==> flow/config.mk <==
export PLATFORM = sky130hd
export DESIGN_NAME = ether_echo
export DESIGN_NICKNAME = ether_echo
export VERILOG_FILES = /design/flow/design.v
export SDC_FILE = /design/flow/constraint.sdc
export NUM_CORES = 4
export LEC_CHECK = 0
export ABC_AREA = 0
export CAP_MARGIN = 25
export CELL_PAD_IN_SITES_GLOBAL_PLACEMENT = 2
export CORE_MARGIN = 9
export CORE_UTILIZATION = 45
export CTS_CLUSTER_DIAMETER = 45
export CTS_CLUSTER_SIZE = 48
export GPL_ROUTABILITY_DRIVEN = 0
export HOLD_SLACK_MARGIN = 0.24
export MAX_ROUTING_LAYER = met5
export MIN_ROUTING_LAYER = met1
export SLEW_MARGIN = 20
export TNS_END_PERCENT = 90
==> flow/constraint.sdc <==
create_clock -name core_clock -period 3.21 [get_ports {clk}]
set_input_delay 0.6420 -clock core_clock [delete_from_list [all_inputs] [get_ports {clk}]]
set_output_delay 0.6420 -clock core_clock [all_outputs]
set_load 0.01 [all_outputs]
==> flow/design.v <==
`default_nettype none
module fifo_16_1024_ft
  (
   input wire        clk,
   input wire        srst,
   input wire [15:0] din,
   input wire        wr_en,
   input wire        rd_en,
   output wire [15:0] dout,
   output wire       full,
   output reg        overflow,
   output wire       empty,
   output wire       valid,
   output reg        underflow,
   output wire       wr_rst_busy,
   output wire       rd_rst_busy
   );
    localparam DEPTH_LOG2 = 4;
    reg [15:0] mem [0:(1<<DEPTH_LOG2)-1];
    reg [DEPTH_LOG2:0] wp;
    reg [DEPTH_LOG2:0] rp;
    assign empty = (wp == rp);
    assign full = (wp[DEPTH_LOG2] != rp[DEPTH_LOG2]) &&
                  (wp[DEPTH_LOG2-1:0] == rp[DEPTH_LOG2-1:0]);
    assign valid = ~empty;
    assign dout = mem[rp[DEPTH_LOG2-1:0]];
    assign wr_rst_busy = 1'b0;
    assign rd_rst_busy = 1'b0;
    always @(posedge clk) begin
	if(wr_en == 1'b1 && full == 1'b0) begin
	    mem[wp[DEPTH_LOG2-1:0]] <= din;
	end
    end
    always @(posedge clk) begin
	if(srst == 1'b1) begin
	    wp <= 0;
	    rp <= 0;
	    overflow <= 1'b0;
	    underflow <= 1'b0;
	end else begin
	    if(wr_en == 1'b1 && full == 1'b0) begin
		wp <= wp + 1'b1;
	    end
	    if(rd_en == 1'b1 && empty == 1'b0) begin
		rp <= rp + 1'b1;
	    end
	    overflow <= wr_en & full;
	    underflow <= rd_en & empty;
	end
    end
endmodule  
`default_nettype wire
`default_nettype none
module ether_rx#(parameter APP_KEY=16'h6000)
(
input wire clk,
input wire reset,
input wire [511:0] recv_data,
input wire recv_valid,
input wire recv_sop,
input wire recv_eop,
input wire [7:0] recv_mty,
output reg [111:0] ether_header_data,
output reg ether_header_valid,
output reg [511:0] ether_data_data,
output reg ether_data_valid,
output reg ether_data_sop,
output reg ether_data_eop,
output reg [7:0] ether_data_mty
);
    enum {IDLE, RECV_ALL, LAST_ONE} state;
    reg [399:0] recv_buf;
    reg [7:0] recv_mty_reg;
    reg ether_data_sop_reg;
    always @(posedge clk) begin
	if(reset == 1'b1) begin
	    state <= IDLE;
	    ether_header_data <= 112'd0;
	    ether_header_valid <= 1'b0;
	    ether_data_data <= 512'd0;
	    ether_data_valid <= 1'b0;
	    ether_data_sop <= 1'b0;
	    ether_data_eop <= 1'b0;
	    ether_data_mty <= 8'd0;
	    recv_buf <= 400'd0;
	    recv_mty_reg <= 8'd0;
	    ether_data_sop_reg <= 1'b0;
	end else begin
	case(state)
	    IDLE: begin
		if(recv_sop == 1'b1 && recv_valid == 1'b1 && recv_data[415:400] == APP_KEY) begin
		    ether_header_data <= recv_data[511:400];
		    ether_header_valid <= 1'b1;
		    if(recv_eop == 1'b1) begin
			ether_data_data <= {recv_data[399:0], 112'd0};
			ether_data_eop <= 1'b1;
			ether_data_sop <= 1'b1;
			ether_data_valid <= 1'b1;
			ether_data_mty <= recv_mty + 14;
			state <= IDLE;
		    end else begin
			ether_data_valid <= 1'b0;
			ether_data_sop_reg <= 1'b1;
			recv_buf <= recv_data[399:0];
			state <= RECV_ALL;
		    end
		end else begin
		    ether_header_data <= 112'd0;
		    ether_header_valid <= 1'b0;
		    ether_data_data <= 512'd0;
		    ether_data_valid <= 1'b0;
		    ether_data_sop <= 1'b0;
		    ether_data_eop <= 1'b0;
		    ether_data_mty <= 8'd0;
		    recv_buf <= 400'd0;
		    recv_mty_reg <= 8'd0;
		    ether_data_sop_reg <= 1'b0;
		end
	    end
	    RECV_ALL: begin
		if(recv_valid == 1'b1) begin
		    ether_data_data <= {recv_buf[399:0], recv_data[511:400]};
		    ether_data_valid <= 1'b1;
		    ether_data_sop <= ether_data_sop_reg;
		    ether_data_sop_reg <= 1'b0;
		    recv_buf <= recv_data[399:0];
		    if(recv_eop == 1'b1) begin
			if(recv_mty >= 50) begin
			    ether_data_mty <= recv_mty - 50;
			    ether_data_eop <= 1'b1;
			    state <= IDLE;
			end else begin
			    ether_data_eop <= 1'b0;
			    recv_mty_reg <= recv_mty + 14;
			    state <= LAST_ONE;
			end
		    end
		end else begin
		    ether_data_valid <= 1'b0;
		end
	    end
	    LAST_ONE: begin
		ether_data_data <= {recv_buf, 112'h0};
		ether_data_valid <= 1'b1;
		ether_data_eop <= 1'b1;
		ether_data_sop <= 1'b0;
		ether_data_mty <= recv_mty_reg;
		state <= IDLE;
	    end
	    default: begin
		state <= IDLE;
	    end
	endcase
	end
    end
endmodule  
`default_nettype wire
`default_nettype none
module ether_tx
(
input wire clk,
input wire reset,
input wire [111:0] ether_header_data,
input wire ether_header_valid,
input wire [511:0] ether_data_data,
input wire ether_data_valid,
input wire ether_data_sop,
input wire ether_data_eop,
input wire [7:0] ether_data_mty,
output reg [511:0] send_data,
output reg send_valid,
output reg send_sop,
output reg send_eop,
output reg [7:0] send_mty
);
    enum {IDLE, RECV_ALL, LAST_ONE} state;
    reg [399:0] send_buf;
    reg [7:0] send_mty_reg;
    always @(posedge clk) begin
	if(reset == 1'b1) begin
	    state <= IDLE;
	    send_data <= 512'd0;
	    send_valid <= 1'b0;
	    send_sop <= 1'b0;
	    send_eop <= 1'b0;
	    send_mty <= 8'd0;
	    send_buf <= 112'd0;
	    send_mty_reg <= 8'd0;
	end else begin
	case(state)
	    IDLE: begin
		if(ether_header_valid == 1'b1 && ether_data_sop == 1'b1 && ether_data_valid == 1'b1) begin
		    send_data <= {ether_header_data, ether_data_data[511:112]};
		    send_valid <= 1'b1;
		    send_sop <= 1'b1;
		    send_buf <= ether_data_data[111:0];
		    if(ether_data_eop == 1'b1) begin
			if(ether_data_mty >= 14) begin
			    send_mty <= ether_data_mty - 14;
			    send_eop <= 1'b1;
			    state <= IDLE;
			end else begin
			    send_mty_reg <= ether_data_mty + 50;
			    send_eop <= 1'b0;
			    state <= LAST_ONE;
			end
		    end else begin
			send_eop <= 1'b0;
			state <= RECV_ALL;
		    end
		end else begin
		    send_data <= 512'd0;
		    send_valid <= 1'b0;
		    send_sop <= 1'b0;
		    send_eop <= 1'b0;
		    send_mty <= 8'd0;
		    send_buf <= 112'd0;
		    send_mty_reg <= 8'd0;
		end
	    end
	    RECV_ALL: begin
		if(ether_data_valid == 1'b1) begin
		    send_data <= {send_buf, ether_data_data[511:112]};
		    send_valid <= 1'b1;
		    send_sop <= 1'b0;
		    send_buf <= ether_data_data[111:0];
		    if(ether_data_eop == 1'b1) begin
			if(ether_data_mty >= 14) begin
			    send_mty <= ether_data_mty - 14;
			    send_eop <= 1'b1;
			    state <= IDLE;
			end else begin
			    send_mty_reg <= ether_data_mty + 50;
			    send_eop <= 1'b0;
			    state <= LAST_ONE;
			end
		    end
		end else begin
		    send_valid <= 1'b0;
		end
	    end
	    LAST_ONE: begin
		send_data <= {send_buf, 400'd0};
		send_valid <= 1'b1;
		send_eop <= 1'b1;
		send_sop <= 1'b0;
		send_mty <= send_mty_reg;
		state <= IDLE;
	    end
	    default: begin
		state <= IDLE;
	    end
	endcase
	end
    end
endmodule  
`default_nettype wire
`default_nettype none
module cmac_usplus_emitter
  (
   input wire clk,
   input wire reset,
   input wire [511:0] din_data,
   input wire din_valid,
   input wire din_sop,
   input wire din_eop,
   input wire [7:0] din_mty,
   output reg [511:0] dout_data,
   output reg dout_valid,
   output wire dout_kick,
   output wire [13:0] dout_bytes,
   input wire cmac_busy,
   input wire cmac_done,
   input wire cmac_tx_rdy
   );
    reg[7:0] data_ready_state;
    reg dout_ready;
    reg [15:0] dout_count;
    always @(posedge clk) begin
	if(reset == 1'b1) begin
	    dout_valid <= 1'b0;
	    dout_ready <= 1'b0;
	    dout_count <= 16'd0;
	    data_ready_state <= 8'd0;
	end else begin
	    dout_data <= din_data;
	    dout_valid <= din_valid;
	    if(data_ready_state == 0) begin
		if(din_valid == 1 && din_sop == 1) begin
		    if(din_eop == 1) begin
			dout_ready <= 1;
			dout_count <= 64 - din_mty;
		    end else begin
			dout_ready <= 0;
			dout_count <= 64;
			data_ready_state <= data_ready_state + 1;
		    end
		end else begin
		    dout_ready <= 0;
		end
	    end else if(data_ready_state == 1) begin
		if(din_valid == 1) begin
		    if(din_eop == 1) begin
			dout_ready <= 1;
			dout_count <= dout_count + (64 - din_mty);
			data_ready_state <= 0;
		    end else begin
			dout_ready <= 0;
			dout_count <= dout_count + 64;
		    end
		end else begin
		    dout_ready <= 0;
		end
	    end else begin
		dout_ready <= 0;
	    end
	end
    end
    reg fifo_rd;
    wire [15:0] fifo_q;
    wire fifo_full, fifo_empty;
    wire fifo_valid;
    wire fifo_overflow, fifo_underflow;
    wire fifo_wr_rst_busy, fifo_rd_rst_busy;
    fifo_16_1024_ft fifo_i(.clk(clk),
			   .srst(reset),
			   .din(dout_count),
			   .wr_en(dout_ready),
			   .rd_en(fifo_rd),
			   .dout(fifo_q),
			   .full(fifo_full),
			   .overflow(fifo_overflow),
			   .empty(fifo_empty),
			   .valid(fifo_valid),
			   .underflow(fifo_underflow),
			   .wr_rst_busy(fifo_wr_rst_busy),
			   .rd_rst_busy(fifo_rd_rst_busy));
    reg [7:0] kick_state;
    reg kick_reg;
    reg [13:0] bytes_reg;
    assign dout_kick = kick_reg;
    assign dout_bytes = bytes_reg;
    always @(posedge clk) begin
	if(reset == 1'b1) begin
	    kick_reg <= 1'b0;
	    bytes_reg <= 14'd0;
	    kick_state <= 8'd0;
	    fifo_rd <= 1'b0;
	end else begin
	    case(kick_state)
		0 : begin
		    if(fifo_valid && cmac_tx_rdy) begin
			kick_reg <= 1'b1;
			kick_state <= kick_state + 1;
			bytes_reg <= fifo_q[13:0];
			fifo_rd <= 1'b1;
		    end else begin
			kick_reg <= 1'b0;
			fifo_rd <= 1'b0;
		    end
		end
		1 : begin
		    fifo_rd <= 1'b0;
		    if(cmac_busy == 1'b1) begin  
			kick_reg <= 1'b0;
			kick_state <= kick_state + 1;
		    end
		end
		2 : begin
		    if(cmac_done == 1'b1) begin  
			kick_state <= 0;
		    end
		end
		default: begin
		    kick_state <= 0;
		    kick_reg <= 1'b0;
		    fifo_rd <= 1'b0;
		end
	    endcase  
	end
    end
endmodule  
`default_nettype wire
`default_nettype none
module ether_echo
  (
   input wire         clk,
   input wire         reset,
   input wire [127:0] rx_dataout0,
   input wire [127:0] rx_dataout1,
   input wire [127:0] rx_dataout2,
   input wire [127:0] rx_dataout3,
   input wire         rx_enaout0,
   input wire         rx_sopout0,
   input wire         rx_eopout0,
   input wire         rx_eopout1,
   input wire         rx_eopout2,
   input wire         rx_eopout3,
   input wire [3:0]   rx_mtyout0,
   input wire [3:0]   rx_mtyout1,
   input wire [3:0]   rx_mtyout2,
   input wire [3:0]   rx_mtyout3,
   output wire [511:0] send_data,
   output wire         send_valid,
   output wire         send_sop,
   output wire         send_eop,
   output wire [7:0]   send_mty,
   output wire         tx_kick,
   output wire [13:0]  tx_bytes,
   input wire          cmac_busy,
   input wire          cmac_done,
   input wire          cmac_tx_rdy
   );
    wire [7:0] recv_mty = rx_eopout3 == 1'b1 ? rx_mtyout3
	       : rx_eopout2 == 1'b1 ? rx_mtyout2 + 8'd16
	       : rx_eopout1 == 1'b1 ? rx_mtyout1 + 8'd32
	       : rx_eopout0 == 1'b1 ? rx_mtyout0 + 8'd48
               : 8'd0;
    wire [111:0] ether_header_data;
    wire         ether_header_valid;
    wire [511:0] ether_data_data;
    wire         ether_data_valid;
    wire         ether_data_sop;
    wire         ether_data_eop;
    wire [7:0]   ether_data_mty;
    ether_rx#(.APP_KEY(16'h3434)) ether_rx_i
      (
       .clk(clk),
       .reset(reset),
       .recv_data({rx_dataout0, rx_dataout1, rx_dataout2, rx_dataout3}),
       .recv_valid(rx_enaout0),
       .recv_sop(rx_sopout0),
       .recv_eop(rx_eopout0 || rx_eopout1 || rx_eopout2 || rx_eopout3),
       .recv_mty(recv_mty),
       .ether_header_data(ether_header_data),
       .ether_header_valid(ether_header_valid),
       .ether_data_data(ether_data_data),
       .ether_data_valid(ether_data_valid),
       .ether_data_sop(ether_data_sop),
       .ether_data_eop(ether_data_eop),
       .ether_data_mty(ether_data_mty)
       );
    ether_tx ether_tx_i
      (
       .clk(clk),
       .reset(reset),
       .ether_header_data({ether_header_data[63:16], ether_header_data[111:64], ether_header_data[15:0]}),  
       .ether_header_valid(ether_header_valid),
       .ether_data_data(ether_data_data),
       .ether_data_valid(ether_data_valid),
       .ether_data_sop(ether_data_sop),
       .ether_data_eop(ether_data_eop),
       .ether_data_mty(ether_data_mty),
       .send_data(send_data),
       .send_valid(send_valid),
       .send_sop(send_sop),
       .send_eop(send_eop),
       .send_mty(send_mty)
       );
    cmac_usplus_emitter cmac_usplus_emitter_i
      (
       .clk(clk),
       .reset(reset),
       .din_data(send_data),
       .din_valid(send_valid),
       .din_sop(send_sop),
       .din_eop(send_eop),
       .din_mty(send_mty),
       .dout_data(),
       .dout_valid(),
       .dout_kick(tx_kick),
       .dout_bytes(tx_bytes),
       .cmac_busy(cmac_busy),
       .cmac_done(cmac_done),
       .cmac_tx_rdy(cmac_tx_rdy)
       );
endmodule  
`default_nettype wire
==> flow/run.sh <==
#!/bin/bash
# the make line also repeats each setting of config.mk as NAME=value (left out here)
make -C /OpenROAD-flow-scripts/flow DESIGN_CONFIG=/design/flow/config.mk WORK_HOME=/design/flow/orfs CLKGATE_MAP_FILE= finish
==> results of run 1 <==
repair_timing:
item	in CTS	in global routing
setup buffers	0	2
gates resized	1	7
pin swaps	0	2
endpoints found under the setup margin	1	5
hold buffers	1	0
hold endpoints to repair	5	0
cloned	0	0
metrics by stage:
| step | hold slack (ns) | setup slack [ns] |
|---|---|---|
| 2_1_floorplan | 0.4296 | 0.2524 |
| 3_3_place_gp | 0.4370 | -0.1137 |
| 3_5_place_dp | 0.4431 | -0.1834 |
| 4_1_cts | 0.3476 | 0.1053 |
| 5_1_grt | 0.3894 | -0.04276 |
| 6_report | 0.3976 | 0.1517 |
layout make-up:
| cell class | instances | area, um^2 | share of cell area |
|---|---|---|---|
| Antenna cell | 70 | 175.2 | 0.001809 |
| Clock buffer | 253 | 5906 | 0.06099 |
| Clock inverter | 155 | 1896 | 0.01958 |
| Inverter | 22 | 82.58 | 0.0008528 |
| Multi-Input combinational cell | 5449 | 29610 | 0.3058 |
| Sequential cell | 1974 | 41770 | 0.4314 |
| Tap cell | 2175 | 2721 | 0.02810 |
| Timing Repair Buffer | 1378 | 14670 | 0.1515 |
layer usage:
layer	global-route usage	wire, um	up-vias	part of all wire
li1	-	-	31060	-
met1	0.3757	114600	32740	0.40
met2	0.4721	135500	2468	0.47
met3	0.07439	21330	572	0.074
met4	0.1591	14820	96	0.052
met5	0	642	-	0.0022
==> impl_metrics.py, run 1 <==
# Physical implementation metrics
metrics = {
    "status": {
        "outcome": "timing/DRC/antenna clean",
    },
    "setup_path": {
        "rr_startpoint": "ether_tx_i.send_mty[0]$_SDFFE_PP0P_",
        "worstRegToRegCells": 13,
        "r2r_end": "cmac_usplus_emitter_i.dout_count[11]$_SDFFE_PP0P_",
        "cp.arrival_ns": 3.74,
        "reg2reg_setup_slack_ns": 0.15,
        "critPathMaxFanout": 5,
        "cpPeakStageDelay_ns": 0.41,
        "cp_num_cells": 13,
        "crit_path_end_kind": "register",
        "critPathKind": "register to register",
        "crit_required_ns": 3.90,
        "path_cells": "inv_1, ha_1, nor3b_2, buf_4, xnor2_1, ha_1, a21oi_1, o211ai_1, buf_4, a22oi_2, o21ai_0, a221oi_1, nor2_1",
        "critPathLaunch": "ether_tx_i.send_mty[0]$_SDFFE_PP0P_",
        "critical_path_buf_inv_count": 3,
        "critPathCapture": "cmac_usplus_emitter_i.dout_count[11]$_SDFFE_PP0P_",
        "cpMaxStageDelayCell": "dfxtp_1",
        "startpoint_type": "register",
        "cpLargestDelayFamily": "AND-OR/OR-AND gates",
    },
    "synth": {
        "top_cells_by_area": "dfxtp_1, edfxtp_1, nand3_1",
        "synth_seq_share": 0.5599,
        "edf_count": 224,
        "compound_area_frac": 0.1537,
        "synth_stat.cells": 8245,
        "logic_family": "simple AND/OR/NAND/NOR gates",
        "syn_area_um2": 74590,
        "post-synth-top-count-cell": "dfxtp_1",
        "async_flop_share": 0,
        "ys_sh_mux": 0.02436,
        "yosys-top-cells-count": "dfxtp_1, nand2_1, nand3_1, a21oi_1, nor2_1",
        "synthCells": 8245,
        "yosysTopAreaCellShare": 0.4697,
        "yosys_warnings": 4,
        "syn_area_per_cell_um2": 9.047,
        "fa_ha_area_frac": 0.005301,
        "yosys_area_um2": 74590,
        "synth.distinct_cells": 65,
        "ys_ff": 1974,
        "top_area_cell": "dfxtp_1",
        "flop_cell": "dfxtp_1",
        "ys_sh_simple": 0.2068,
        "xor_share": 0.004579,
    },
    "final_layout": {
        "fillers": 14500,
        "nets": 9612,
        "areaGrowthSynthToFinish_pct": 29.82,
        "stdcell_count": 11480,
        "finalInstanceArea_um2": 96830,
        "fin_util": 0.5915,
    },
    "die": {
        "placeableCoreArea_um2": 163700,
        "dieHeight_um": 425.1,
        "rows": 148,
        "die_w_um": 425.1,
        "initCoreUtil": 0.4557,
        "die_area_um2": 180700,
        "ios": 1077,
    },
    "detailed_routing": {
        "routedWlPerCell_um": 25.00,
        "avgViaCountPerCell": 5.833,
        "routed_wl_um": 286900,
        "antenna_left": 0,
        "first_pass_iters": 6,
        "via_count": 66940,
        "drt_iter0_markers": 6266,
        "drc_errors": 0,
    },
    "placed_design": {
        "io_buffers": 1076,
        "placed_cells_incl_taps": 11000,
        "dp_hpwl_um": 190600,
        "postPlaceCellArea_um2": 88810,
    },
    "sta": {
        "report.final.slew_viol_count": 0,
        "finalHoldViolCount": 0,
        "worstMarginPinSlew_ns": 1.219,
        "fin_skew_ns": 0.05248,
        "finalCritPeriodShare": 0.9527,
        "tns_ns": 0,
        "fmax_ghz": 0.3270,
        "setup_viol": 0,
        "relSlewSlack": 0.1871,
        "rsz0062_at_grt": "true",
        "period_minus_slack_ns": 3.058,
    },
    "clocking": {
        "cts_tree": "done",
        "clk_pin_slew_ns": 0.08,
        "cts_buffers": 217,
        "clock_sinks": 1974,
        "root_buffer": "clkbuf_16",
        "cts.path.max_buffers": 3,
        "clkLatencyLatePin_ns": 0.85,
        "h-tree-depth": 4,
    },
    "hold_path": {
        "holdPathEnd": "ether_rx_i.recv_buf[147]$_SDFFE_PP0P_",
        "worstHoldPathType": "primary input to register",
        "min_path_cells": 3,
        "worstHoldStart": "rx_dataout2[19]",
    },
    "power": {
        "switchingPower_mw": 12.87,
        "powerSeq_mw": 24.9,
        "p_comb_mw": 2.25,
        "power.total_mw": 53.87,
        "vdd_ir_drop_max_uv": 497.9,
        "clkPwrFrac": 0.496,
        "clock_power_mw": 26.7,
        "switching_share": 0.2389,
        "power_leader": "the clock network",
        "pwr-share-seq": 0.462,
        "p_int_mw": 41.00,
        "leakagePower_nw": 32.38,
        "power_frac_comb": 0.042,
        "power_density_nw_per_um2": 556.4,
    },
    "run": {
        "warnings": 86,
        "cap_violations": 0,
    },
    "global_routing": {
        "grt.total_usage": 0.2986,
        "grt_pass1_vias": 62800,
        "grt_pass1_wl_um": 420900,
        "antenna_found_initial": 129,
        "grt_max_degree": 202,
        "globalRouteOverflowTotal": 0,
    },
}
==> run 2, diff against run 1 <==
Settings changed: ABC_AREA 0 to unset, CAP_MARGIN 25 to 20, CELL_PAD_IN_SITES_GLOBAL_PLACEMENT 2 to 3, CORE_MARGIN 9 to 2, CORE_UTILIZATION 45 to 52, CTS_CLUSTER_DIAMETER 45 to unset, CTS_CLUSTER_SIZE 48 to 55, GPL_ROUTABILITY_DRIVEN 0 to unset, HOLD_SLACK_MARGIN 0.24 to 0.05, MAX_ROUTING_LAYER met5 to unset, MIN_ROUTING_LAYER met1 to unset, TNS_END_PERCENT 90 to unset.
Clock period 3.21 ns to 4.0 ns, I/O delays scaled along.
==> impl_metrics.py, run 2 <==
# Metrics from the implementation run
metrics = {
    "synth": {
        "compound_area_frac": 0.1537,
        "edf_count": 224,
        "ys_sh_mux": 0.02436,
        "fa_ha_area_frac": 0.005301,
        "synth_seq_share": 0.5599,
        "ys_sh_simple": 0.2068,
        "synthCells": 8245,
        "yosys_warnings": 4,
        "syn_area_per_cell_um2": 9.047,
        "xor_share": 0.004579,
        "yosys-top-cells-count": "dfxtp_1, nand2_1, nand3_1, a21oi_1, nor2_1",
        "synth.distinct_cells": 65,
        "logic_family": "simple AND/OR/NAND/NOR gates",
        "ys_ff": 1974,
        "flop_cell": "dfxtp_1",
        "top_cells_by_area": "dfxtp_1, edfxtp_1, nand3_1",
        "syn_area_um2": 74590,
        "top_area_cell": "dfxtp_1",
        "yosys_area_um2": 74590,
        "async_flop_share": 0,
        "post-synth-top-count-cell": "dfxtp_1",
        "yosysTopAreaCellShare": 0.4697,
        "synth_stat.cells": 8245,
    },
    "die": {
        "placeableCoreArea_um2": 141900,
        "die_w_um": 382.7,
        "initCoreUtil": 0.5255,
        "rows": 138,
        "dieHeight_um": 382.7,
        "die_area_um2": 146500,
    },
    "status": {
        "stop_stage": "3_1_place_gp_skip_io",
        "tool.error": "[ERROR GPL-0301] Utilization 111.468 % exceeds 100%.",
        "outcome": "did not finish",
    },
}
==> run 3, diff against run 2 <==
Settings changed: CELL_PAD_IN_SITES_GLOBAL_PLACEMENT 3 to unset, CORE_UTILIZATION 52 to 68, CTS_CLUSTER_DIAMETER set to 214, CTS_CLUSTER_SIZE 55 to 15, HOLD_SLACK_MARGIN 0.05 to unset, TNS_END_PERCENT set to 75.
Clock period 4.0 ns to 2.43 ns, I/O delays scaled along.
==> impl_metrics.py, run 3 <==
# Physical implementation metrics
metrics = {
    "status": {
        "outcome": "failed layout checks",
        "violatedChecks": "setup timing",
    },
    "setup_path": {
        "critPathLaunch": "ether_tx_i.send_mty[1]$_SDFFE_PP0P_",
        "worstRegToRegCells": 14,
        "cp_common_cell": "inv_4",
        "path_cells": "inv_4, ha_4, nor3b_4, nand2_2, a21oi_4, inv_4, buf_4, ha_1, o21a_1, nor2_4, nor2_1, mux2i_1, nand4_1, a31oi_1",
        "critPathMaxFanout": 4,
        "cp.arrival_ns": 3.56,
        "startpoint_type": "register",
        "critPathCapture": "cmac_usplus_emitter_i.dout_count[13]$_SDFFE_PP0P_",
        "r2r_end": "cmac_usplus_emitter_i.dout_count[13]$_SDFFE_PP0P_",
        "cp_num_cells": 14,
        "crit_path_end_kind": "register",
        "cpLargestDelayFamily": "simple AND/OR/NAND/NOR gates",
        "critPathKind": "register to register",
        "crit_required_ns": 3.10,
        "reg2reg_setup_slack_ns": -0.46,
        "critical_path_buf_inv_count": 3,
        "cpPeakStageDelay_ns": 0.38,
        "cpMaxStageDelayCell": "dfxtp_4",
        "rr_startpoint": "ether_tx_i.send_mty[1]$_SDFFE_PP0P_",
    },
    "hold_path": {
        "holdPathEnd": "ether_rx_i.ether_data_data[83]$_SDFFE_PP0P_",
        "min_path_cells": 2,
        "worstHoldPathType": "primary input to register",
        "worstHoldStart": "reset",
    },
    "run": {
        "cap_violations": 0,
        "warnings": 86,
    },
    "power": {
        "p_comb_mw": 3.06,
        "power_frac_comb": 0.052,
        "clkPwrFrac": 0.387,
        "vdd_ir_drop_max_uv": 723.0,
        "power.total_mw": 58.58,
        "power_density_nw_per_um2": 623.0,
        "clock_power_mw": 22.7,
        "switchingPower_mw": 13.25,
        "pwr-share-seq": 0.561,
        "power_leader": "registers",
        "powerSeq_mw": 32.8,
        "switching_share": 0.2261,
        "p_int_mw": 45.33,
        "leakagePower_nw": 31.58,
    },
    "sta": {
        "finalHoldViolCount": 0,
        "setup_viol": 15,
        "relSlewSlack": 0.4270,
        "rsz0062_at_grt": "true",
        "worstMarginPinSlew_ns": 0.8595,
        "tns_ns": -2.369,
        "fin_skew_ns": 0.03191,
        "period_minus_slack_ns": 2.889,
        "setup_ws_ns": -0.4591,
        "fmax_ghz": 0.3461,
        "report.final.slew_viol_count": 0,
        "finalCritPeriodShare": 1.189,
    },
    "synth": {
        "edf_count": 224,
        "async_flop_share": 0,
        "top_area_cell": "dfxtp_1",
        "yosys_warnings": 4,
        "ys_ff": 1974,
        "xor_share": 0.004579,
        "synthCells": 8245,
        "flop_cell": "dfxtp_1",
        "top_cells_by_area": "dfxtp_1, edfxtp_1, nand3_1",
        "synth_seq_share": 0.5599,
        "synth_stat.cells": 8245,
        "ys_sh_simple": 0.2068,
        "syn_area_um2": 74590,
        "fa_ha_area_frac": 0.005301,
        "yosys_area_um2": 74590,
        "compound_area_frac": 0.1537,
        "logic_family": "simple AND/OR/NAND/NOR gates",
        "ys_sh_mux": 0.02436,
        "syn_area_per_cell_um2": 9.047,
        "yosysTopAreaCellShare": 0.4697,
        "yosys-top-cells-count": "dfxtp_1, nand2_1, nand3_1, a21oi_1, nor2_1",
        "post-synth-top-count-cell": "dfxtp_1",
        "synth.distinct_cells": 65,
    },
    "clocking": {
        "postCtsHoldBufs": 0,
        "cts_tree": "done",
        "cts_buffers": 149,
        "clkLatencyLatePin_ns": 0.79,
        "clk_pin_slew_ns": 0.07,
        "h-tree-depth": 4,
        "root_buffer": "clkbuf_16",
        "cts.path.max_buffers": 3,
        "clock_sinks": 1974,
    },
    "detailed_routing": {
        "antenna_left": 0,
        "via_count": 72590,
        "drc_errors": 0,
        "first_pass_iters": 7,
        "drt_iter0_markers": 9988,
        "routed_wl_um": 282400,
        "avgViaCountPerCell": 6.798,
        "routedWlPerCell_um": 26.45,
    },
    "final_layout": {
        "nets": 9682,
        "fillers": 5976,
        "stdcell_count": 10680,
        "fin_util": 0.8637,
        "areaGrowthSynthToFinish_pct": 26.05,
    },
    "global_routing": {
        "grtUsageMet3": 0.1607,
        "grt_pass1_vias": 66640,
        "grt_util_met1": 0.5458,
        "grt_max_degree": 201,
        "use_met2": 0.7086,
        "grt.total_usage": 0.4684,
        "grt.busiest_layer": "met2",
        "antenna_found_initial": 115,
        "grt_pass1_wl_um": 406800,
        "globalRouteOverflowTotal": 0,
    },
    "die": {
        "placeableCoreArea_um2": 108900,
        "ios": 1077,
        "dieHeight_um": 335.2,
        "die_area_um2": 112400,
        "rows": 121,
        "die_w_um": 335.2,
        "initCoreUtil": 0.6852,
    },
    "placed_design": {
        "io_buffers": 1076,
        "dp_hpwl_um": 179800,
        "pre_cts_ws_ns": -0.9112,
        "placed_cells_incl_taps": 10320,
        "gp_congestion": 0.9339,
    },
}
[run 3: repair_timing]
action,CTS,global route
gates cloned,1,15
setup buffers,9,32
resized,54,67
pin swaps,25,27
endpoints found under the setup margin,823,760
[run 3: final cells by class]
type                            count  area, um^2  share of cell area
Sequential cell                  1974       41790              0.4444
Inverter                           22       90.09           0.0009582
Antenna cell                      118       295.3            0.003141
Clock inverter                      4       42.54           0.0004525
Tap cell                         1414        1769             0.01882
Clock buffer                      181        3955             0.04207
Timing Repair Buffer             1515       16020              0.1704
Multi-Input combinational cell   5450       30060              0.3197
[run 3: per-layer routing]
metal	wire [um]	share of wire
met2	124700	0.44
met4	27650	0.098
met1	91670	0.32
met5	354	0.0013
met3	38010	0.13
[run 3: stage by stage]
step,area (um^2),hold slack [ns]
floorplan,74720,0.4296
finish,94020,0.1015
CTS,92770,0.08146
global placement,88510,0.4366
detailed placement,88510,0.4420
global route,93880,0.1219
==> run 4, diff against run 3 <==
Settings changed: CELL_PAD_IN_SITES_DETAIL_PLACEMENT set to 1, CORE_MARGIN 2 to 10, CORE_UTILIZATION 68 to 16, CTS_CLUSTER_DIAMETER 214 to unset, CTS_CLUSTER_SIZE 15 to unset, MAX_ROUTING_LAYER set to met5, PLACE_DENSITY_LB_ADDON set to 0.2, SETUP_SLACK_MARGIN set to 0.13, SLEW_MARGIN 20 to 35, TNS_END_PERCENT 75 to unset.
Clock period 2.43 ns to 4.26 ns, I/O delays scaled along.
==> impl_metrics.py, run 4 <==
# Physical implementation metrics
metrics = {
    "status": {
        "outcome": "timing/DRC/antenna clean",
    },
    "final_layout": {
        "final-comb-area_um2": 29590,
        "nets": 9621,
        "stdcell_count": 15470,
        "seq_area_um2": 41770,
        "areaGrowthSynthToFinish_pct": 36.34,
        "fin_util": 0.2191,
        "fillers": 53590,
    },
    "sta": {
        "rsz0062_at_grt": "false",
        "fin_skew_ns": 0.08295,
        "period_minus_slack_ns": 3.556,
        "report.final.slew_viol_count": 0,
        "worstMarginPinSlew_ns": 1.070,
        "finalHoldViolCount": 0,
        "relSlewSlack": 0.2864,
        "fmax_ghz": 0.2812,
        "setup_viol": 0,
        "setup_ws_ns": 0.7041,
        "finalCritPeriodShare": 0.8347,
        "hold_ws_ns": 0.3724,
    },
    "power": {
        "powerSeq_mw": 18.8,
        "pwr-share-seq": 0.437,
        "switchingPower_mw": 10.37,
        "power_frac_comb": 0.043,
        "vdd_ir_drop_max_uv": 275.9,
        "p_int_mw": 32.57,
        "leakagePower_nw": 32.48,
        "power_leader": "the clock network",
        "clkPwrFrac": 0.520,
        "switching_share": 0.2416,
        "power.total_mw": 42.95,
        "p_comb_mw": 1.86,
        "power_density_nw_per_um2": 422.3,
        "clock_power_mw": 22.3,
    },
    "synth": {
        "fa_ha_area_frac": 0.005301,
        "synthCells": 8245,
        "synth.distinct_cells": 65,
        "synth_seq_share": 0.5599,
        "logic_family": "simple AND/OR/NAND/NOR gates",
        "yosysTopAreaCellShare": 0.4697,
        "top_cells_by_area": "dfxtp_1, edfxtp_1, nand3_1",
        "ys_ff": 1974,
        "edf_count": 224,
        "yosys_area_um2": 74590,
        "syn_area_per_cell_um2": 9.047,
        "ys_sh_mux": 0.02436,
        "yosys-top-cells-count": "dfxtp_1, nand2_1, nand3_1, a21oi_1, nor2_1",
        "flop_cell": "dfxtp_1",
        "post-synth-top-count-cell": "dfxtp_1",
        "ys_sh_simple": 0.2068,
        "synth_stat.cells": 8245,
        "compound_area_frac": 0.1537,
        "yosys_warnings": 4,
        "syn_area_um2": 74590,
        "async_flop_share": 0,
        "top_area_cell": "dfxtp_1",
        "xor_share": 0.004579,
    },
    "setup_path": {
        "critPathCapture": "cmac_usplus_emitter_i.dout_count[13]$_SDFFE_PP0P_",
        "cp_num_cells": 14,
        "cpLargestDelayFamily": "simple AND/OR/NAND/NOR gates",
        "crit_required_ns": 5.00,
        "crit_path_end_kind": "register",
        "critPathKind": "register to register",
        "path_cells": "inv_1, ha_1, nor3b_1, nand2_1, a21oi_1, inv_1, ha_1, nand2_1, o21ai_0, a22oi_1, and2_1, or3_1, nand4_1, a31oi_1",
        "cp.arrival_ns": 4.30,
        "critical_path_buf_inv_count": 2,
        "worstRegToRegCells": 14,
        "rr_startpoint": "ether_tx_i.send_mty[0]$_SDFFE_PP0P_",
        "cpPeakStageDelay_ns": 0.47,
        "reg2reg_setup_slack_ns": 0.70,
        "r2r_end": "cmac_usplus_emitter_i.dout_count[13]$_SDFFE_PP0P_",
        "critPathMaxFanout": 5,
        "startpoint_type": "register",
        "cpMaxStageDelayCell": "a21oi_1",
        "critPathLaunch": "ether_tx_i.send_mty[0]$_SDFFE_PP0P_",
    },
    "detailed_routing": {
        "routedWlPerCell_um": 23.79,
        "routed_wl_um": 368100,
        "antenna_left": 0,
        "via_count": 67830,
        "first_pass_iters": 5,
        "avgViaCountPerCell": 4.385,
        "drc_errors": 0,
        "drt_iter0_markers": 4066,
    },
    "hold_path": {
        "worstHoldStart": "reset",
        "worstHoldPathType": "primary input to register",
        "holdPathEnd": "ether_tx_i.send_buf[7]$_SDFFE_PP0P_",
        "min_path_cells": 2,
    },
    "global_routing": {
        "grt_pass1_vias": 70410,
        "grt_max_degree": 182,
        "grt.total_usage": 0.1410,
        "globalRouteOverflowTotal": 0,
        "grt_pass1_wl_um": 523800,
        "antenna_found_initial": 126,
    },
    "placed_design": {
        "gp_congestion": 0.7841,
        "placed_cells_incl_taps": 14960,
        "pre_cts_ws_ns": -0.1217,
        "dp_hpwl_um": 255000,
        "io_buffers": 1076,
    },
    "die": {
        "die_w_um": 702.8,
        "dieHeight_um": 702.8,
        "die_area_um2": 493900,
        "ios": 1077,
        "initCoreUtil": 0.1607,
        "rows": 250,
        "placeableCoreArea_um2": 464200,
    },
    "run": {
        "warnings": 76,
        "cap_violations": 0,
    },
    "clocking": {
        "clk_pin_slew_ns": 0.06,
        "post_cts_buffers": 0,
        "postCtsHoldBufs": 0,
        "root_buffer": "clkbuf_16",
        "cts_buffers": 263,
        "clock_sinks": 1974,
        "cts_tree": "done",
        "cts.path.max_buffers": 4,
        "h-tree-depth": 5,
        "clkLatencyLatePin_ns": 0.91,
        "cts-resized-gates": 0,
    },
}
## run 4: cell type report
class | instances | area share
Clock buffer | 381 | 0.07466
Clock inverter | 83 | 0.009707
Timing Repair Buffer | 1341 | 0.1360
Multi-Input combinational cell | 5449 | 0.2910
Antenna cell | 46 | 0.001132
Sequential cell | 1974 | 0.4108
Tap cell | 6174 | 0.07596
Inverter | 22 | 0.0008120
## run 4: metal layers
layer  global-route usage  part of all wire
met5                    0            0.0012
met4              0.04624             0.032
met3              0.03040             0.054
met2               0.2419              0.49
met1               0.1750              0.43
## run 4: metrics by stage
step | area [um^2] | TNS (ns)
floorplan | 74600 | 0
global placement | 92940 | -2.098
detailed placement | 92970 | -5.796
CTS | 101600 | 0
global route | 101700 | 0
finish | 101700 | 0
==> run 5, diff against run 4 <==
Settings changed: CAP_MARGIN 20 to 5, CELL_PAD_IN_SITES_DETAIL_PLACEMENT 1 to unset, CORE_MARGIN 10 to 2, CORE_UTILIZATION 16 to 70, CTS_CLUSTER_DIAMETER set to 375, CTS_CLUSTER_SIZE set to 14, MAX_ROUTING_LAYER met5 to unset, PLACE_DENSITY_LB_ADDON 0.2 to unset, SETUP_SLACK_MARGIN 0.13 to 0.76, SLEW_MARGIN 35 to 20.
Clock period 4.26 ns to 2.96 ns, I/O delays scaled along.
==> impl_metrics.py, run 5 <==
# Metrics from the implementation run
metrics = {
    "die": {
        "dieHeight_um": 330.4,
        "placeableCoreArea_um2": 105400,
        "ios": 1077,
        "initCoreUtil": 0.7076,
        "die_w_um": 330.4,
        "die_area_um2": 109200,
        "rows": 119,
    },
    "clocking": {
        "postCtsHoldBufs": 0,
        "root_buffer": "clkbuf_16",
        "cts_buffers": 158,
        "cts.path.max_buffers": 3,
        "h-tree-depth": 4,
        "clock_sinks": 1974,
    },
    "synth": {
        "top_area_cell": "dfxtp_1",
        "synth.distinct_cells": 65,
        "edf_count": 224,
        "flop_cell": "dfxtp_1",
        "yosys_area_um2": 74590,
        "ys_sh_simple": 0.2068,
        "post-synth-top-count-cell": "dfxtp_1",
        "synth_seq_share": 0.5599,
        "syn_area_um2": 74590,
        "synthCells": 8245,
        "yosys_warnings": 4,
        "top_cells_by_area": "dfxtp_1, edfxtp_1, nand3_1",
        "ys_ff": 1974,
        "fa_ha_area_frac": 0.005301,
        "syn_area_per_cell_um2": 9.047,
        "ys_sh_mux": 0.02436,
        "logic_family": "simple AND/OR/NAND/NOR gates",
        "async_flop_share": 0,
        "compound_area_frac": 0.1537,
        "yosysTopAreaCellShare": 0.4697,
        "yosys-top-cells-count": "dfxtp_1, nand2_1, nand3_1, a21oi_1, nor2_1",
        "xor_share": 0.004579,
        "synth_stat.cells": 8245,
    },
    "status": {
        "outcome": "did not finish",
        "tool.error": "[ERROR GRT-0232] Routing congestion too high. Check the congestion heatmap in the GUI.",
        "stop_stage": "5_1_grt",
    },
    "placed_design": {
        "dp_hpwl_um": 179900,
        "gp_congestion": 1.003,
        "io_buffers": 1076,
        "pre_cts_ws_ns": -0.3295,
    },
    "global_routing": {
        "grt.total_usage": 0.8623,
        "globalRouteOverflowTotal": 332,
    },
}
[run 5: per-stage QoR]
step                cell area, um^2  utilization  std cells
floorplan                     76590            -       8249
global placement              88190       0.8366      10210
detailed placement            88190       0.8366      10210
CTS                           95940       0.9101      10560
[run 5: routing by layer]
metal / global-route usage / GRT overflow
met1: 0.8617 / 12
met2: 0.9589 / 162
met3: 0.7947 / 13
met4: 0.8382 / 142
met5: 0.5430 / 3
[run 5: timing repair]
item | CTS
cloned | 59
pin swaps | 66
resized | 370
setup buffers | 97
setup endpoints to repair | 1882
==> run 6, diff against run 5 <==
Settings changed: ABC_AREA set to 1, CORE_UTILIZATION 70 to 72, CTS_CLUSTER_DIAMETER 375 to 311, CTS_CLUSTER_SIZE 14 to 74, MAX_ROUTING_LAYER set to met4, SETUP_SLACK_MARGIN 0.76 to -0.13.
Clock period 2.96 ns to 2.02 ns, I/O delays scaled along.
==> impl_metrics.py, run 6 <==
# Metrics from the implementation run
metrics = {
    "status": {
        "outcome": "did not finish",
        "stop_stage": "5_2_route",
        "tool.error": "[ERROR DRT-0255] Maze Route cannot find path of net rx_dataout2[85] in worker of routeBox ( 289800 0 ) ( 331840 48300 ).",
    },
    "global_routing": {
        "antenna_found_initial": 133,
        "grt.total_usage": 0.5170,
        "grt_pass1_wl_um": 432300,
        "grt_max_degree": 217,
        "grt_pass1_vias": 72600,
        "globalRouteOverflowTotal": 0,
    },
    "synth": {
        "synth_seq_share": 0.5396,
        "post-synth-top-count-cell": "nand2_1",
        "xor_share": 0.002264,
        "compound_area_frac": 0.1954,
        "async_flop_share": 0,
        "top_area_cell": "dfxtp_1",
        "ys_sh_mux": 0.002846,
        "synth_stat.cells": 9837,
        "fa_ha_area_frac": 0.005109,
        "ys_ff": 1974,
        "synthCells": 9837,
        "top_cells_by_area": "dfxtp_1, nand2_1, nor2_1",
        "syn_area_um2": 77380,
        "syn_area_per_cell_um2": 7.867,
        "flop_cell": "dfxtp_1",
        "yosys_warnings": 4,
        "logic_family": "simple AND/OR/NAND/NOR gates",
        "edf_count": 224,
        "synth.distinct_cells": 49,
        "yosys_area_um2": 77380,
        "ys_sh_simple": 0.2018,
        "yosysTopAreaCellShare": 0.4527,
        "yosys-top-cells-count": "nand2_1, nor2_1, dfxtp_1, o21ai_0, a21oi_1",
    },
    "clocking": {
        "cts.path.max_buffers": 3,
        "root_buffer": "clkbuf_16",
        "h-tree-depth": 1,
        "clock_sinks": 1974,
        "cts_buffers": 30,
    },
    "die": {
        "placeableCoreArea_um2": 106900,
        "dieHeight_um": 331.8,
        "initCoreUtil": 0.7239,
        "rows": 120,
        "die_w_um": 331.8,
        "die_area_um2": 110100,
        "ios": 1077,
    },
    "sta": {
        "grt-worst-endpoint": "cmac_usplus_emitter_i.dout_count[13]$_SDFFE_PP0P_/D",
        "worstEpCategory": "register input",
    },
    "placed_design": {
        "pre_cts_ws_ns": -1.285,
        "dp_hpwl_um": 194100,
        "postPlaceCellArea_um2": 91280,
        "gp_congestion": 1.007,
        "io_buffers": 1076,
    },
}
[run 6: metrics by stage]
stage / TNS (ns) / cells / hold slack, ns
2_1_floorplan: -17.29 / 9841 / 0.4094
3_3_place_gp: -1018.49 / 11930 / 0.4178
3_5_place_dp: -1074.19 / 11930 / 0.4263
4_1_cts: -37.70 / 12000 / 0.1482
5_1_grt: -89.87 / 12190 / 0.01188
[run 6: metal layers]
metal,global-route usage
met2,0.7569
met1,0.5980
met5,-
met3,0.1440
met4,0.4126
[run 6: timing repair]
action | in CTS | in global routing
hold buffers | 1 | 2
gates cloned | 0 | 7
endpoints found under the hold margin | 13 | 2
buffers inserted | 22 | 53
resized | 697 | 331
pin swaps | 27 | 36
setup endpoints to repair | 1227 | 812
==> run 7, diff against run 6 <==
Settings changed: ABC_AREA 1 to unset, CAP_MARGIN 5 to 20, CTS_CLUSTER_DIAMETER 311 to 396, CTS_CLUSTER_SIZE 74 to 97, MAX_ROUTING_LAYER met4 to unset, PLACE_DENSITY set to 0.36, SETUP_SLACK_MARGIN -0.13 to 0.3, TNS_END_PERCENT set to 5.
Clock period 2.02 ns to 1.74 ns, I/O delays scaled along.
==> impl_metrics.py, run 7 <==
# Metrics from the implementation run
metrics = {
    "status": {
        "outcome": "did not finish",
        "stop_stage": "5_1_grt",
        "tool.error": "[ERROR GRT-0232] Routing congestion too high. Check the congestion heatmap in the GUI.",
    },
    "synth": {
        "top_cells_by_area": "dfxtp_1, edfxtp_1, nand3_1",
        "edf_count": 224,
        "ys_ff": 1974,
        "ys_sh_simple": 0.2068,
        "synth_seq_share": 0.5599,
        "compound_area_frac": 0.1537,
        "yosys-top-cells-count": "dfxtp_1, nand2_1, nand3_1, a21oi_1, nor2_1",
        "synth_stat.cells": 8245,
        "logic_family": "simple AND/OR/NAND/NOR gates",
        "yosysTopAreaCellShare": 0.4697,
        "syn_area_um2": 74590,
        "ys_sh_mux": 0.02436,
        "synthCells": 8245,
        "async_flop_share": 0,
        "fa_ha_area_frac": 0.005301,
        "syn_area_per_cell_um2": 9.047,
        "post-synth-top-count-cell": "dfxtp_1",
        "yosys_warnings": 4,
        "top_area_cell": "dfxtp_1",
        "yosys_area_um2": 74590,
        "synth.distinct_cells": 65,
        "flop_cell": "dfxtp_1",
        "xor_share": 0.004579,
    },
    "die": {
        "die_area_um2": 106200,
        "die_w_um": 325.9,
        "initCoreUtil": 0.7228,
        "dieHeight_um": 325.9,
        "ios": 1077,
        "placeableCoreArea_um2": 103200,
        "rows": 118,
    },
    "clocking": {
        "cts.path.max_buffers": 3,
        "cts_buffers": 24,
        "root_buffer": "clkbuf_16",
        "h-tree-depth": 1,
        "clock_sinks": 1974,
    },
    "placed_design": {
        "io_buffers": 1076,
        "postPlaceCellArea_um2": 90700,
        "gp_congestion": 0.9607,
        "dp_hpwl_um": 194800,
        "pre_cts_ws_ns": -1.749,
    },
    "global_routing": {
        "globalRouteOverflowTotal": 632,
        "grt.total_usage": 0.8858,
    },
}
==> run 7: timing repair <==
action,CTS
cloned,82
hold buffers,8
resized,394
endpoints found under the setup margin,2502
endpoints found under the hold margin,38
pin swaps,95
setup buffers,124
==> run 7: stage by stage <==
stage	hold WS, ns	instances	util
3_5_place_dp	0.4429	10460	0.8789
2_1_floorplan	0.4296	8249	-
4_1_cts	0.008544	10710	0.9344
3_3_place_gp	0.4372	10460	0.8789
==> run 7: layer usage <==
layer	GRT usage	GRT overflow
met2	0.9865	307
met5	0.5524	6
met3	0.8055	36
met4	0.8945	276
met1	0.8780	7
==> run 8, diff against run 7 <==
Settings changed: CELL_PAD_IN_SITES_GLOBAL_PLACEMENT set to 3, CORE_ASPECT_RATIO set to 0.73, CORE_UTILIZATION 72 to 52, CTS_CLUSTER_DIAMETER 396 to unset, CTS_CLUSTER_SIZE 97 to 55, GPL_TIMING_DRIVEN set to 0, HOLD_SLACK_MARGIN set to 0.12, PLACE_DENSITY 0.36 to unset, SETUP_SLACK_MARGIN 0.3 to unset, TNS_END_PERCENT 5 to unset.
Clock period 1.74 ns to 4.0 ns, I/O delays scaled along.
==> impl_metrics.py, run 8 <==
# Metrics from the implementation run
metrics = {
    "synth": {
        "yosys-top-cells-count": "dfxtp_1, nand2_1, nand3_1, a21oi_1, nor2_1",
        "yosys_warnings": 4,
        "post-synth-top-count-cell": "dfxtp_1",
        "top_area_cell": "dfxtp_1",
        "synth.distinct_cells": 65,
        "synth_stat.cells": 8245,
        "yosys_area_um2": 74590,
        "yosysTopAreaCellShare": 0.4697,
        "xor_share": 0.004579,
        "fa_ha_area_frac": 0.005301,
        "logic_family": "simple AND/OR/NAND/NOR gates",
        "synth_seq_share": 0.5599,
        "compound_area_frac": 0.1537,
        "synthCells": 8245,
        "top_cells_by_area": "dfxtp_1, edfxtp_1, nand3_1",
        "ys_sh_simple": 0.2068,
        "ys_ff": 1974,
        "syn_area_um2": 74590,
        "async_flop_share": 0,
        "syn_area_per_cell_um2": 9.047,
        "flop_cell": "dfxtp_1",
        "edf_count": 224,
        "ys_sh_mux": 0.02436,
    },
    "die": {
        "rows": 118,
        "initCoreUtil": 0.5252,
        "dieHeight_um": 327.6,
        "die_w_um": 447.3,
        "placeableCoreArea_um2": 142000,
        "die_area_um2": 146500,
    },
    "status": {
        "tool.error": "[ERROR GPL-0301] Utilization 111.418 % exceeds 100%.",
        "outcome": "did not finish",
        "stop_stage": "3_1_place_gp_skip_io",
    },
}
==> run 9, diff against run 8 <==
Settings changed: ABC_AREA set to 1, CAP_MARGIN 20 to 5, CELL_PAD_IN_SITES_GLOBAL_PLACEMENT 3 to unset, CORE_ASPECT_RATIO 0.73 to unset, CORE_UTILIZATION 52 to 72, CTS_CLUSTER_DIAMETER set to 311, CTS_CLUSTER_SIZE 55 to 74, GPL_TIMING_DRIVEN 0 to unset, HOLD_SLACK_MARGIN 0.12 to unset, MAX_ROUTING_LAYER set to met4, SETUP_SLACK_MARGIN set to 0.63.
Clock period 4.0 ns to 2.18 ns, I/O delays scaled along.
==> impl_metrics.py, run 9 <==
# Metrics from the implementation run
metrics = {
    "status": {
        "outcome": "did not finish",
        "stop_stage": "5_1_grt",
        "tool.error": "[ERROR GRT-0116] Global routing finished with congestion. Check the congestion regions in the DRC Viewer.",
    },
    "clocking": {
        "cts_buffers": 30,
        "h-tree-depth": 1,
        "clock_sinks": 1974,
        "root_buffer": "clkbuf_16",
        "cts.path.max_buffers": 3,
    },
    "synth": {
        "yosys-top-cells-count": "nand2_1, nor2_1, dfxtp_1, o21ai_0, a21oi_1",
        "post-synth-top-count-cell": "nand2_1",
        "flop_cell": "dfxtp_1",
        "top_area_cell": "dfxtp_1",
        "synth.distinct_cells": 49,
        "logic_family": "simple AND/OR/NAND/NOR gates",
        "ys_sh_simple": 0.2018,
        "yosys_area_um2": 77380,
        "compound_area_frac": 0.1954,
        "ys_sh_mux": 0.002846,
        "syn_area_um2": 77380,
        "yosys_warnings": 4,
        "top_cells_by_area": "dfxtp_1, nand2_1, nor2_1",
        "edf_count": 224,
        "synth_stat.cells": 9837,
        "xor_share": 0.002264,
        "ys_ff": 1974,
        "fa_ha_area_frac": 0.005109,
        "async_flop_share": 0,
        "synth_seq_share": 0.5396,
        "syn_area_per_cell_um2": 7.867,
        "yosysTopAreaCellShare": 0.4527,
        "synthCells": 9837,
    },
    "die": {
        "placeableCoreArea_um2": 106900,
        "initCoreUtil": 0.7239,
        "rows": 120,
        "die_area_um2": 110100,
        "die_w_um": 331.8,
        "dieHeight_um": 331.8,
        "ios": 1077,
    },
    "global_routing": {
        "grt.total_usage": 0.7722,
        "globalRouteOverflowTotal": 226,
    },
    "placed_design": {
        "placed_cells_incl_taps": 11930,
        "gp_congestion": 0.9768,
        "postPlaceCellArea_um2": 91650,
        "pre_cts_ws_ns": -0.6740,
        "io_buffers": 1076,
        "dp_hpwl_um": 192100,
    },
}
-- run 9: timing repair --
item | 4_1_cts
hold buffers | 1
setup buffers | 265
endpoints found under the hold margin | 17
pin swaps | 315
gates cloned | 107
resized | 4077
setup endpoints to repair | 2466
-- run 9: metal layers --
| layer | GRT overflow | track usage |
|---|---|---|
| met1 | 4 | 0.7654 |
| met3 | 10 | 0.5559 |
| met2 | 109 | 0.9522 |
| met4 | 103 | 0.7573 |
| met5 | - | - |
==> run 10, diff against run 9 <==
Settings changed: ABC_AREA 1 to unset, CAP_MARGIN 5 to 20, CORE_UTILIZATION 72 to 68, CTS_CLUSTER_DIAMETER 311 to unset, CTS_CLUSTER_SIZE 74 to 31, MAX_ROUTING_LAYER met4 to unset, SETUP_SLACK_MARGIN 0.63 to unset.
Clock period 2.18 ns to 3.88 ns, I/O delays scaled along.
==> impl_metrics.py, run 10 <==
# Physical implementation metrics
metrics = {
    "power": {
        "p_comb_mw": 1.80,
        "switching_share": 0.2225,
        "powerSeq_mw": 20.6,
        "power_leader": "registers",
        "p_int_mw": 31.51,
        "power_density_nw_per_um2": 437.3,
        "vdd_ir_drop_max_uv": 367.6,
        "pwr-share-seq": 0.508,
        "power.total_mw": 40.52,
        "clock_power_mw": 18.1,
        "leakagePower_nw": 30.84,
        "switchingPower_mw": 9.015,
        "power_frac_comb": 0.044,
        "clkPwrFrac": 0.448,
    },
    "die": {
        "ios": 1077,
        "dieHeight_um": 335.2,
        "die_area_um2": 112400,
        "rows": 121,
        "die_w_um": 335.2,
        "initCoreUtil": 0.6852,
        "placeableCoreArea_um2": 108900,
    },
    "sta": {
        "worstMarginPinSlew_ns": 1.315,
        "rsz0062_at_grt": "false",
        "finalCritPeriodShare": 0.9003,
        "fin_skew_ns": 0.02595,
        "period_minus_slack_ns": 3.493,
        "report.final.slew_viol_count": 0,
        "fmax_ghz": 0.2863,
        "tns_ns": 0,
        "relSlewSlack": 0.1236,
        "finalHoldViolCount": 0,
        "setup_viol": 0,
    },
    "setup_path": {
        "reg2reg_setup_slack_ns": 0.39,
        "critPathCapture": "cmac_usplus_emitter_i.dout_count[13]$_SDFFE_PP0P_",
        "cpMaxStageDelayCell": "dfxtp_1",
        "critPathMaxFanout": 6,
        "r2r_end": "cmac_usplus_emitter_i.dout_count[13]$_SDFFE_PP0P_",
        "crit_required_ns": 4.50,
        "crit_path_end_kind": "register",
        "cpPeakStageDelay_ns": 0.41,
        "path_cells": "inv_1, ha_1, nor3b_2, nand2_1, a21oi_1, buf_4, inv_1, ha_1, nand2_1, o21ai_0, a22oi_1, and2_1, or3_1, nand4_1, a31oi_1",
        "critPathLaunch": "ether_tx_i.send_mty[0]$_SDFFE_PP0P_",
        "critPathKind": "register to register",
        "startpoint_type": "register",
        "worstRegToRegCells": 15,
        "cp.arrival_ns": 4.11,
        "cp_num_cells": 15,
        "cpLargestDelayFamily": "simple AND/OR/NAND/NOR gates",
        "rr_startpoint": "ether_tx_i.send_mty[0]$_SDFFE_PP0P_",
        "critical_path_buf_inv_count": 3,
    },
    "global_routing": {
        "grt_pass1_wl_um": 405400,
        "grt_util_met1": 0.5488,
        "grt_max_degree": 206,
        "grt.total_usage": 0.4667,
        "globalRouteOverflowTotal": 0,
        "antenna_found_initial": 125,
        "grtUsageMet3": 0.1536,
        "grt_pass1_vias": 66210,
        "grt.busiest_layer": "met2",
        "use_met2": 0.7034,
    },
    "clocking": {
        "post_cts_buffers": 0,
        "cts_tree": "done",
        "root_buffer": "clkbuf_16",
        "clk_pin_slew_ns": 0.06,
        "postCtsHoldBufs": 0,
        "cts.path.max_buffers": 3,
        "clkLatencyLatePin_ns": 0.80,
        "cts_buffers": 185,
        "h-tree-depth": 4,
        "clock_sinks": 1974,
        "cts-resized-gates": 0,
    },
    "synth": {
        "synth_stat.cells": 8245,
        "yosys-top-cells-count": "dfxtp_1, nand2_1, nand3_1, a21oi_1, nor2_1",
        "top_cells_by_area": "dfxtp_1, edfxtp_1, nand3_1",
        "synth_seq_share": 0.5599,
        "logic_family": "simple AND/OR/NAND/NOR gates",
        "flop_cell": "dfxtp_1",
        "ys_sh_mux": 0.02436,
        "ys_sh_simple": 0.2068,
        "compound_area_frac": 0.1537,
        "edf_count": 224,
        "fa_ha_area_frac": 0.005301,
        "synthCells": 8245,
        "yosys_area_um2": 74590,
        "syn_area_per_cell_um2": 9.047,
        "yosys_warnings": 4,
        "top_area_cell": "dfxtp_1",
        "xor_share": 0.004579,
        "ys_ff": 1974,
        "async_flop_share": 0,
        "yosysTopAreaCellShare": 0.4697,
        "post-synth-top-count-cell": "dfxtp_1",
        "synth.distinct_cells": 65,
        "syn_area_um2": 74590,
    },
    "hold_path": {
        "holdPathEnd": "ether_tx_i.send_buf[37]$_SDFFE_PP0P_",
        "min_path_cells": 2,
        "worstHoldStart": "reset",
        "worstHoldPathType": "primary input to register",
    },
    "run": {
        "cap_violations": 0,
        "warnings": 99,
    },
    "final_layout": {
        "areaGrowthSynthToFinish_pct": 24.23,
        "nets": 9476,
        "stdcell_count": 10590,
        "finalInstanceArea_um2": 92660,
    },
    "detailed_routing": {
        "routedWlPerCell_um": 25.86,
        "routed_wl_um": 274000,
        "via_count": 71050,
        "drc_errors": 0,
        "drt_iter0_markers": 9184,
        "avgViaCountPerCell": 6.707,
        "first_pass_iters": 9,
        "antenna_left": 0,
    },
    "placed_design": {
        "postPlaceCellArea_um2": 86340,
        "io_buffers": 1076,
        "dp_hpwl_um": 173000,
        "placed_cells_incl_taps": 10130,
        "gp_congestion": 0.9427,
    },
    "status": {
        "outcome": "timing/DRC/antenna clean",
    },
}
run 10: area by class of cell:
type / count / area, um^2
timing repair buffer: 1274 / 13150
clock buffer: 288 / 5578
fill: 6285 / 16190
clock inverter: 42 / 392.9
tap: 1414 / 1769
antenna: 131 / 327.8
sequential: 1974 / 41770
multi-input combinational: 5449 / 29590
inverter: 22 / 82.58
run 10: through the flow:
step / util / setup slack, ns / hold WS [ns]
2_1_floorplan: - / 0.9224 / 0.4296
3_3_place_gp: 0.7932 / -0.07641 / 0.4368
3_5_place_dp: 0.7932 / -0.1631 / 0.4422
4_1_cts: 0.8481 / 0.3293 / 0.3771
5_1_grt: 0.8501 / 0.1957 / 0.3990
6_report: 0.8512 / 0.3869 / 0.3761
run 10: per-layer routing:
metal,routed length [um],part of all wire,vias to the layer above
met5,309,0.0011,-
met4,26150,0.095,50
met3,34260,0.13,1206
met2,120800,0.44,4858
li1,-,-,30780
met1,92460,0.34,34150
==> run 11, diff against run 10 <==
Settings changed: CORE_UTILIZATION 68 to 72, CTS_CLUSTER_SIZE 31 to 47, PLACE_DENSITY_LB_ADDON set to 0.0, SETUP_SLACK_MARGIN set to -0.25, SLEW_MARGIN 20 to 35.
Clock period 3.88 ns to 3.48 ns, I/O delays scaled along.
==> impl_metrics.py, run 11 <==
# Physical implementation metrics
metrics = {
    "synth": {
        "yosys-top-cells-count": "dfxtp_1, nand2_1, nand3_1, a21oi_1, nor2_1",
        "yosys_warnings": 4,
        "xor_share": 0.004579,
        "ys_sh_simple": 0.2068,
        "syn_area_um2": 74590,
        "edf_count": 224,
        "compound_area_frac": 0.1537,
        "synth.distinct_cells": 65,
        "ys_sh_mux": 0.02436,
        "post-synth-top-count-cell": "dfxtp_1",
        "logic_family": "simple AND/OR/NAND/NOR gates",
        "yosys_area_um2": 74590,
        "yosysTopAreaCellShare": 0.4697,
        "syn_area_per_cell_um2": 9.047,
        "top_cells_by_area": "dfxtp_1, edfxtp_1, nand3_1",
        "synthCells": 8245,
        "async_flop_share": 0,
        "top_area_cell": "dfxtp_1",
        "flop_cell": "dfxtp_1",
        "synth_stat.cells": 8245,
        "ys_ff": 1974,
        "synth_seq_share": 0.5599,
        "fa_ha_area_frac": 0.005301,
    },
    "setup_path": {
        "cp_num_cells": 14,
        "startpoint_type": "register",
        "reg2reg_setup_slack_ns": -0.1,
        "r2r_end": "cmac_usplus_emitter_i.dout_count[13]$_SDFFE_PP0P_",
        "cpMaxStageDelayCell": "nor3b_1",
        "cpPeakStageDelay_ns": 0.45,
        "crit_path_end_kind": "register",
        "critPathKind": "register to register",
        "path_cells": "inv_1, ha_1, nor3b_1, nand2_1, a21oi_1, inv_1, ha_1, nand2_1, o21ai_0, a22oi_1, and2_1, or3_1, nand4_1, a31oi_1",
        "critPathLaunch": "ether_tx_i.send_mty[0]$_SDFFE_PP0P_",
        "rr_startpoint": "ether_tx_i.send_mty[0]$_SDFFE_PP0P_",
        "worstRegToRegCells": 14,
        "critPathMaxFanout": 5,
        "cpLargestDelayFamily": "simple AND/OR/NAND/NOR gates",
        "critical_path_buf_inv_count": 2,
        "crit_required_ns": 4.20,
        "cp.arrival_ns": 4.30,
        "critPathCapture": "cmac_usplus_emitter_i.dout_count[13]$_SDFFE_PP0P_",
    },
    "placed_design": {
        "io_buffers": 1076,
        "gp_congestion": 0.9612,
        "dp_hpwl_um": 180500,
    },
    "clocking": {
        "post_cts_buffers": 0,
        "h-tree-depth": 4,
        "clock_sinks": 1974,
        "cts_tree": "done",
        "cts_buffers": 185,
        "clk_pin_slew_ns": 0.06,
        "postCtsHoldBufs": 0,
        "root_buffer": "clkbuf_16",
        "clkLatencyLatePin_ns": 0.86,
        "cts-resized-gates": 0,
        "cts.path.max_buffers": 3,
    },
    "sta": {
        "setup_viol": 4,
        "report.final.slew_viol_count": 0,
        "finalCritPeriodShare": 1.028,
        "fmax_ghz": 0.2796,
        "worstMarginPinSlew_ns": 1.045,
        "setup_ws_ns": -0.09633,
        "hold_ws_ns": 0.3227,
        "fin_skew_ns": 0.03320,
        "relSlewSlack": 0.3032,
        "finalHoldViolCount": 0,
        "period_minus_slack_ns": 3.576,
    },
    "status": {
        "violatedChecks": "setup timing",
        "outcome": "failed layout checks",
    },
    "hold_path": {
        "worstHoldPathType": "primary input to register",
        "min_path_cells": 2,
        "worstHoldStart": "reset",
        "holdPathEnd": "ether_rx_i.ether_data_data[50]$_SDFFE_PP0P_",
    },
    "detailed_routing": {
        "antenna_left": 0,
        "routedWlPerCell_um": 29.44,
        "drt_iter0_markers": 14500,
        "first_pass_iters": 11,
        "routed_wl_um": 313100,
        "avgViaCountPerCell": 7.210,
        "via_count": 76670,
        "drc_errors": 0,
    },
    "die": {
        "rows": 118,
        "placeableCoreArea_um2": 103200,
        "die_area_um2": 106200,
        "ios": 1077,
        "die_w_um": 325.9,
        "initCoreUtil": 0.7228,
        "dieHeight_um": 325.9,
    },
    "power": {
        "powerSeq_mw": 23.0,
        "power_density_nw_per_um2": 492.8,
        "power_leader": "registers",
        "switchingPower_mw": 10.55,
        "vdd_ir_drop_max_uv": 433.4,
        "power_frac_comb": 0.046,
        "pwr-share-seq": 0.497,
        "clkPwrFrac": 0.457,
        "p_comb_mw": 2.13,
        "p_int_mw": 35.64,
        "clock_power_mw": 21.1,
        "leakagePower_nw": 31.40,
        "switching_share": 0.2284,
    },
    "global_routing": {
        "grt.total_usage": 0.5449,
        "grt_max_degree": 201,
        "globalRouteOverflowTotal": 0,
        "antenna_found_initial": 117,
        "grt_pass1_wl_um": 445200,
        "grt_pass1_vias": 71510,
    },
    "final_layout": {
        "fillers": 4217,
        "fin_util": 0.9082,
        "areaGrowthSynthToFinish_pct": 25.66,
        "nets": 9536,
    },
    "run": {
        "warnings": 94,
        "cap_violations": 0,
    },
}
==> run 11: cell type report <==
cell class	instances	area, um^2	area share
antenna	134	335.3	0.003578
clock buffer	287	5712	0.06094
clock inverter	54	530.5	0.005660
inverter	22	82.58	0.0008811
multi-input combinational	5449	29590	0.3157
sequential	1974	41770	0.4457
tap	1380	1727	0.01842
timing repair buffer	1334	13980	0.1492
==> run 11: layer usage <==
layer / track usage / part of all wire
met4: 0.4923 / 0.13
met5: 0.004437 / 0.0011
met1: 0.6086 / 0.30
met2: 0.7990 / 0.41
met3: 0.2210 / 0.16
==> run 11: through the flow <==
stage / std cells / TNS (ns) / area, um^2 / total power, mW / setup slack (ns)
after floorplan: 8249 / 0 / 74600 / 24.25 / 0.5224
after global placement: 10160 / -20.01 / 87150 / 25.43 / -0.1183
after detailed placement: 10160 / -38.46 / 87150 / 25.45 / -0.1935
after CTS: 10500 / 0 / 93390 / 45.65 / 0.09719
after global routing: 10570 / -1.076 / 93570 / 46.81 / -0.2893
final: 10630 / -0.2627 / 93720 / 46.19 / -0.09633
No activity file was given, so power comes from the tool's default toggle rates.
